## CPU
module CPU(
				clk,
			  rst_n,
		   IO_stall,
         awid_m_inf,
       awaddr_m_inf,
       awsize_m_inf,
      awburst_m_inf,
        awlen_m_inf,
      awvalid_m_inf,
      awready_m_inf,
        wdata_m_inf,
        wlast_m_inf,
       wvalid_m_inf,
       wready_m_inf,
          bid_m_inf,
        bresp_m_inf,
       bvalid_m_inf,
       bready_m_inf,
         arid_m_inf,
       araddr_m_inf,
        arlen_m_inf,
       arsize_m_inf,
      arburst_m_inf,
      arvalid_m_inf,
      arready_m_inf, 
          rid_m_inf,
        rdata_m_inf,
        rresp_m_inf,
        rlast_m_inf,
       rvalid_m_inf,
       rready_m_inf 
);
input  wire clk, rst_n;
output reg  IO_stall;
parameter ID_WIDTH = 4 , ADDR_WIDTH = 32, DATA_WIDTH = 16, DRAM_NUMBER=2, WRIT_NUMBER=1;
output  wire [WRIT_NUMBER * ID_WIDTH-1:0]        awid_m_inf;
output  wire [WRIT_NUMBER * ADDR_WIDTH-1:0]    awaddr_m_inf;
output  wire [WRIT_NUMBER * 3 -1:0]            awsize_m_inf;
output  wire [WRIT_NUMBER * 2 -1:0]           awburst_m_inf;
output  wire [WRIT_NUMBER * 7 -1:0]             awlen_m_inf;
output  wire [WRIT_NUMBER-1:0]                awvalid_m_inf;
input   wire [WRIT_NUMBER-1:0]                awready_m_inf;
  ...
export LEC_CHECK = 0
export CAP_MARGIN = 25
export CORE_MARGIN = 2
export CORE_UTILIZATION = 66
export GPL_TIMING_DRIVEN = 1
export HOLD_SLACK_MARGIN = -0.1
export MAX_ROUTING_LAYER = met5
export SLEW_MARGIN = 20
export TNS_END_PERCENT = 45
create_clock -name core_clock -period 4.38 [get_ports {clk}]
run.sh (not shown) runs the stock make flow with config.mk's settings and CLKGATE_MAP_FILE=.
The baseline completed, yet does not pass: setup timing.
Next try:
CAP_MARGIN = 20   (was 25)
CORE_UTILIZATION = 72   (was 66)
GPL_TIMING_DRIVEN = unset   (was 1)
HOLD_SLACK_MARGIN = unset   (was -0.1)
MAX_ROUTING_LAYER = unset   (was met5)
PLACE_DENSITY = 0.67   (was unset)
TNS_END_PERCENT = 5   (was 45)
clock period = 4.06 ns   (was 4.38 ns; I/O delays follow)
Effect:
- The changed run ran to the end with violations: setup timing
- die area falls by 8.2%
- setup slack got worse by 370 ps
- sequential share of layout area rises by 0.46 points

Starting RTL as in the previous note.
clock: 4.38 ns
lec_check: 0
cap_margin: 5
core_margin: 2
core_utilization: 72
cts_cluster_size: 15
gpl_timing_driven: 1
hold_slack_margin: -0.1
max_routing_layer: met5
slew_margin: 20
tns_end_percent: 45
The baseline finished with negative setup slack left.
==> next run, changes <==
- CAP_MARGIN: 5 -> 20
- CORE_UTILIZATION: 72 -> 40
- CTS_CLUSTER_SIZE: 15 -> unset
- GPL_TIMING_DRIVEN: 1 -> unset
- HOLD_SLACK_MARGIN: -0.1 -> unset
- MAX_ROUTING_LAYER: met5 -> unset
- TNS_END_PERCENT: 45 -> unset
- clock period: 4.38 -> 6.0 ns (I/O delays scaled with it)
=> With this change the flow completed with no timing, DRC or antenna violations. Area after synthesis stays the same. Count of clock-buffer cells in the layout came out higher by 7. Routed wire length came out lower by a few percent.
==> next run, changes <==
- CORE_UTILIZATION: 40 -> 64
- clock period: 6.0 -> 4.06 ns (I/O delays scaled with it)
Outcome: This time the run completed, yet does not pass: negative setup slack; worst setup slack got worse by 1.3 ns; routed wire length grows by 7.2%; cell count goes down by 5.1%; clock power increases by 47%; global-route usage climbs by 20 points; cell area climbs by 3.8%; critical path depth is unchanged; worst hold slack loses 0.18 ns; non-clock buffer count rises by 149; count of clock-buffer cells in the layout fell by 7.
==> next run, changes <==
- CORE_UTILIZATION: 64 -> 72
- CTS_CLUSTER_DIAMETER: unset -> 391
- PLACE_DENSITY: unset -> 0.4
- clock period: 4.06 -> 3.79 ns (I/O delays scaled with it)
The new run finished but failed the layout checks on negative setup slack.
Power rises by a few percent.
Worst setup slack gets worse by 0.41 ns.
Worst hold slack got worse by 0.079 ns.
Routed wire length went up by a few percent.
==> next run, changes <==
- CORE_UTILIZATION: 72 -> 71
- CTS_CLUSTER_DIAMETER: 391 -> unset
- CTS_CLUSTER_SIZE: unset -> 32
- PLACE_DENSITY: 0.4 -> 0.66
- clock period: 3.79 -> 4.06 ns (I/O delays scaled with it)
Result:
- The changed run ran to the end with violations: negative setup slack
- utilization shrinks by 0.77 points
- via count rises by about 1.8%
- count of clock-buffer cells in the layout decreases by 3

Starting RTL as in the previous note.
## CPU
module CPU(
				clk,
			  rst_n,
		   IO_stall,
         awid_m_inf,
       awaddr_m_inf,
       awsize_m_inf,
      awburst_m_inf,
        awlen_m_inf,
      awvalid_m_inf,
      awready_m_inf,
        wdata_m_inf,
        wlast_m_inf,
       wvalid_m_inf,
       wready_m_inf,
          bid_m_inf,
        bresp_m_inf,
       bvalid_m_inf,
       bready_m_inf,
         arid_m_inf,
       araddr_m_inf,
        arlen_m_inf,
       arsize_m_inf,
      arburst_m_inf,
      arvalid_m_inf,
      arready_m_inf, 
          rid_m_inf,
        rdata_m_inf,
        rresp_m_inf,
        rlast_m_inf,
       rvalid_m_inf,
       rready_m_inf 
);
Settings: LEC_CHECK=0, CAP_MARGIN=5, CORE_MARGIN=2, CORE_UTILIZATION=70, CTS_CLUSTER_DIAMETER=245, CTS_CLUSTER_SIZE=14, HOLD_SLACK_MARGIN=-0.08, SETUP_SLACK_MARGIN=1.02, SLEW_MARGIN=5; clock period 4.08 ns.
The starting point ran to the end with violations: setup timing.
Next try:
==> flow/config.mk (replaced) <==
export PLATFORM = sky130hd
export DESIGN_NAME = CPU
export DESIGN_NICKNAME = CPU
export VERILOG_FILES = /design/flow/design.v
export SDC_FILE = /design/flow/constraint.sdc
export NUM_CORES = 4
export LEC_CHECK = 0
export CAP_MARGIN = 20
export CORE_MARGIN = 2
export CORE_UTILIZATION = 40
export SLEW_MARGIN = 20
==> flow/constraint.sdc (replaced) <==
create_clock -name core_clock -period 5.88 [get_ports {clk}]
set_input_delay 1.1760 -clock core_clock [delete_from_list [all_inputs] [get_ports {clk}]]
set_output_delay 1.1760 -clock core_clock [all_outputs]
set_load 0.01 [all_outputs]
This time the run finished clean.
Final cell count came out higher by 7.2%.
Worst hold slack improves by 0.19 ns.
Synthesized cell count does not change.
Clock power went down by 11%.
Wire length drops by 12%.
Die area climbs by 73%.
Synthesized area is unchanged.
Power drops by 23%.
Flip-flop count does not change.

CPU again, from the RTL that the note above started with.
Design CPU, start of the top module:
module CPU(
				clk,
			  rst_n,
		   IO_stall,
         awid_m_inf,
       awaddr_m_inf,
       awsize_m_inf,
      awburst_m_inf,
        awlen_m_inf,
      awvalid_m_inf,
      awready_m_inf,
        wdata_m_inf,
        wlast_m_inf,
       wvalid_m_inf,
       wready_m_inf,
          bid_m_inf,
        bresp_m_inf,
       bvalid_m_inf,
       bready_m_inf,
         arid_m_inf,
       araddr_m_inf,
        arlen_m_inf,
       arsize_m_inf,
      arburst_m_inf,
      arvalid_m_inf,
      arready_m_inf, 
          rid_m_inf,
        rdata_m_inf,
        rresp_m_inf,
        rlast_m_inf,
       rvalid_m_inf,
       rready_m_inf 
);
export LEC_CHECK = 0
export ABC_AREA = 1
export CAP_MARGIN = 0
export CORE_ASPECT_RATIO = 0.94
export CORE_MARGIN = 2
export CORE_UTILIZATION = 72
export CTS_CLUSTER_DIAMETER = 390
export CTS_CLUSTER_SIZE = 100
export HOLD_SLACK_MARGIN = 0.27
export PLACE_DENSITY_LB_ADDON = 0.08
export SETUP_SLACK_MARGIN = 0.5
export SLEW_MARGIN = 20
create_clock -name core_clock -period 2.63 [get_ports {clk}]
The first run ended with an error in global routing (5_1_grt) (GRT-0232).
Edit:
==> flow/config.mk (replaced) <==
export PLATFORM = sky130hd
export DESIGN_NAME = CPU
export DESIGN_NICKNAME = CPU
export VERILOG_FILES = /design/flow/design.v
export SDC_FILE = /design/flow/constraint.sdc
export NUM_CORES = 4
export LEC_CHECK = 0
export CAP_MARGIN = 20
export CORE_MARGIN = 2
export CORE_UTILIZATION = 44
export SLEW_MARGIN = 20
==> flow/constraint.sdc (replaced) <==
create_clock -name core_clock -period 5.88 [get_ports {clk}]
set_input_delay 1.1760 -clock core_clock [delete_from_list [all_inputs] [get_ports {clk}]]
set_output_delay 1.1760 -clock core_clock [all_outputs]
set_load 0.01 [all_outputs]
The new run passed the timing, design-rule and antenna checks. Synthesized cell count went down by 21%. Area after synthesis goes down by 3.2%. Die area came out higher by 57%.
Power is estimated from default activity; no workload was simulated.
